Design buck_converter_top, start of the top module:
module buck_converter_top #(
    parameter CLK_FREQ = 100_000_000,
    parameter PWM_FREQ = 100_000,
    parameter V_REF = 12'd2048,
    parameter KP = 16'd100,
    parameter KI = 16'd10,
    parameter KD = 16'd5
)(
    input wire clk,
    input wire rst_n,
    input wire [11:0] adc_data,
    input wire adc_valid,
    output wire pwm_out,
    output wire [11:0] voltage_monitor,
    output wire [9:0] duty_cycle_monitor
);
    wire [11:0] voltage_fb;
    wire adc_ready;
    wire [9:0] duty_cycle;
    wire pid_valid;
    adc_interface adc_if (
        .clk(clk),
        .rst_n(rst_n),
        .adc_data(adc_data),
        .adc_valid(adc_valid),
        .voltage_fb(voltage_fb),
        .data_ready(adc_ready)
    );
    pid_controller #(
        .DATA_WIDTH(12),
        .KP(KP),
        .KI(KI),
        .KD(KD),
        .SETPOINT(V_REF)
    ) pid_ctrl (
        .clk(clk),
        .rst_n(rst_n),
        .feedback(voltage_fb),
        .fb_valid(adc_ready),
        .control_out(duty_cycle),
        .out_valid(pid_valid)
    );
    pwm_generator #(
        .CLK_FREQ(CLK_FREQ),
        .PWM_FREQ(PWM_FREQ),
        .PWM_RESOLUTION(10)
    ) pwm_gen (
        .clk(clk),
        .rst_n(rst_n),
        .duty_cycle(duty_cycle),
        .pwm_out(pwm_out)
    );
    assign voltage_monitor = voltage_fb;
    assign duty_cycle_monitor = duty_cycle;
endmodule
Size in the first run: roughly 0.016 mm^2 of cells after synthesis.
clock: 2.94 ns
lec_check: 0
cap_margin: 20
cell_pad_in_sites_detail_placement: 0
cell_pad_in_sites_global_placement: 0
core_margin: 3
core_utilization: 52
cts_cluster_diameter: 56
gpl_routability_driven: 1
gpl_timing_driven: 1
max_routing_layer: met5
place_density: 0.51
setup_slack_margin: 0.25
slew_margin: 25
run.sh (not shown) runs the stock make flow with config.mk's settings and CLKGATE_MAP_FILE=.
The first run finished but failed the layout checks on setup timing.
Change:
- ABC_AREA: unset -> 1
- CORE_MARGIN: 3 -> 10
- CORE_UTILIZATION: 52 -> 40
- CTS_CLUSTER_DIAMETER: 56 -> 218
- CTS_CLUSTER_SIZE: unset -> 98
- GPL_TIMING_DRIVEN: 1 -> 0
- PLACE_DENSITY: 0.51 -> unset
- PLACE_DENSITY_LB_ADDON: unset -> 0.2
- SETUP_SLACK_MARGIN: 0.25 -> 0.23
- TNS_END_PERCENT: unset -> 35
Result: The new run produced a layout that fails on setup timing; wire length went up by about a fifth; setup slack improves by 130 ps.
Change:
- ABC_AREA: 1 -> unset
- CORE_MARGIN: 10 -> 3
- CORE_UTILIZATION: 40 -> 56
- CTS_CLUSTER_DIAMETER: 218 -> 56
- CTS_CLUSTER_SIZE: 98 -> unset
- GPL_TIMING_DRIVEN: 0 -> 1
- PLACE_DENSITY: unset -> 0.55
- PLACE_DENSITY_LB_ADDON: 0.2 -> unset
- SETUP_SLACK_MARGIN: 0.23 -> 0.25
- TNS_END_PERCENT: 35 -> unset
After rerunning: The new run ran to the end with violations: setup timing; global-route usage is higher by 8.3 points; clock-buffer cell count is higher by 2; worst setup slack got worse by 220 ps; final cell count is lower by 16%; register-to-register slack got worse by 220 ps; synthesized cell count is lower by 27%; utilization is higher by 32 points; synthesized area is lower by 6.5%; hold slack got worse by 350 ps; maximum frequency is lower by 5.3%.
Change:
- CORE_MARGIN: 3 -> 2
- CORE_UTILIZATION: 56 -> 72
- PLACE_DENSITY: 0.55 -> 0.67
- SETUP_SLACK_MARGIN: 0.25 -> 1.31
- clock period: 2.94 -> 4.42 ns (I/O delays scaled with it)
Result: The new run produced a layout that fails on setup timing. First-iteration DRC count rises by well over a third. Clock-buffer cell count is lower by 1. Via count is lower slightly. Routed wire length came out higher by a few percent. Worst setup slack improved by 1300 ps. Register-to-register slack improves by 1300 ps.


v30:
Starting RTL as in the previous note.
==> flow/config.mk <==
export PLATFORM = sky130hd
export DESIGN_NAME = buck_converter_top
export DESIGN_NICKNAME = buck_converter_top
export VERILOG_FILES = /design/flow/design.v
export SDC_FILE = /design/flow/constraint.sdc
export NUM_CORES = 4
export LEC_CHECK = 0
export CAP_MARGIN = 20
export CORE_MARGIN = 2
export CORE_UTILIZATION = 40
export CTS_CLUSTER_DIAMETER = 224
export CTS_CLUSTER_SIZE = 98
export PLACE_DENSITY = 0.35
export SLEW_MARGIN = 20
export TNS_END_PERCENT = 10
==> flow/constraint.sdc <==
create_clock -name core_clock -period 10.0 [get_ports {clk}]
set_input_delay 2.0000 -clock core_clock [delete_from_list [all_inputs] [get_ports {clk}]]
set_output_delay 2.0000 -clock core_clock [all_outputs]
set_load 0.01 [all_outputs]
What v26 does differently from v30 at the input level:
Settings: a deleted CTS_CLUSTER_DIAMETER that had been 224; a change of CAP_MARGIN from 20 to 25; a deleted PLACE_DENSITY that had been 0.35; a deleted TNS_END_PERCENT that had been 10; a change of SLEW_MARGIN from 20 to 15; a deleted CTS_CLUSTER_SIZE that had been 98; an added ABC_AREA of 1.
Findings:
Relative to v30, the die height measured on v26 has increased by a few percent.
Looking at layout multi-input combinational cell count, v26 sits 423 higher than v30 does.
Result: PASS for each of v30 and v26
From v30 to v26 the numbers moved as follows: final critical path time including I/O delays and setup went down; stage delay of the slowest cell on the critical path shows no meaningful change; global-route usage dropped 1.3 points; post-route fraction of the period consumed by the critical path went down 4.5 points.
Edits applied to the flow inputs when going from v26 to v31:
Settings: a deleted ABC_AREA that had been 1; an added CTS_CLUSTER_DIAMETER of 386; an added SETUP_SLACK_MARGIN of 2.65; an added CTS_CLUSTER_SIZE of 100; a change of CAP_MARGIN from 25 to 20; a change of SLEW_MARGIN from 15 to 20.
--- outcome ---
Compared v31 vs v26, and number of filler instances in the final layout is down in v31. Sum of routed wire length over all layers of v31 falls short of that of v26 by more than 10%. In the flow results for v31 and v26, the largest fanout of any net on the critical path is larger on v31.
Changes in v38 relative to v31:
Settings: removing SETUP_SLACK_MARGIN (formerly 2.65); setting HOLD_SLACK_MARGIN to 0.28 for the first time; changing CTS_CLUSTER_SIZE from 100 to 98; changing CTS_CLUSTER_DIAMETER from 386 to 161.
Results
v38: PASS, flow complete, no timing, DRC or antenna violations. From v31 to v38 the numbers moved as follows: met1 layer wirelength in the final routing now sits at about the same level; total of endpoints with negative setup slack in the final report now sits at about the same level; number of gates resized after cts now sits at about the same level; hold slack now sits at about the same level.
diff inputs: v38 => v47
Settings: HOLD_SLACK_MARGIN removed (was 0.28); CELL_PAD_IN_SITES_GLOBAL_PLACEMENT newly set to 3; ABC_AREA newly set to 1; CTS_CLUSTER_SIZE removed (was 98); CAP_MARGIN changed from 20 to 5; MIN_ROUTING_LAYER newly set to met2; SLEW_MARGIN changed from 20 to 5; CTS_CLUSTER_DIAMETER removed (was 161).
- Looking at required time at the endpoint of the critical path, v47 sits 0.12 ns higher than v38 does.
- For the number of non-clock buffers in the layout, v47 came in 2 lower than v38 did.
- Synthesized chip area reported by yosys, v38 and v47, lower one = v38.
- v47: die area higher than v38
- Where area of the core region is concerned, v38 is better than v47.
- v47: largest incremental delay on the critical path 0.03 ns above v38
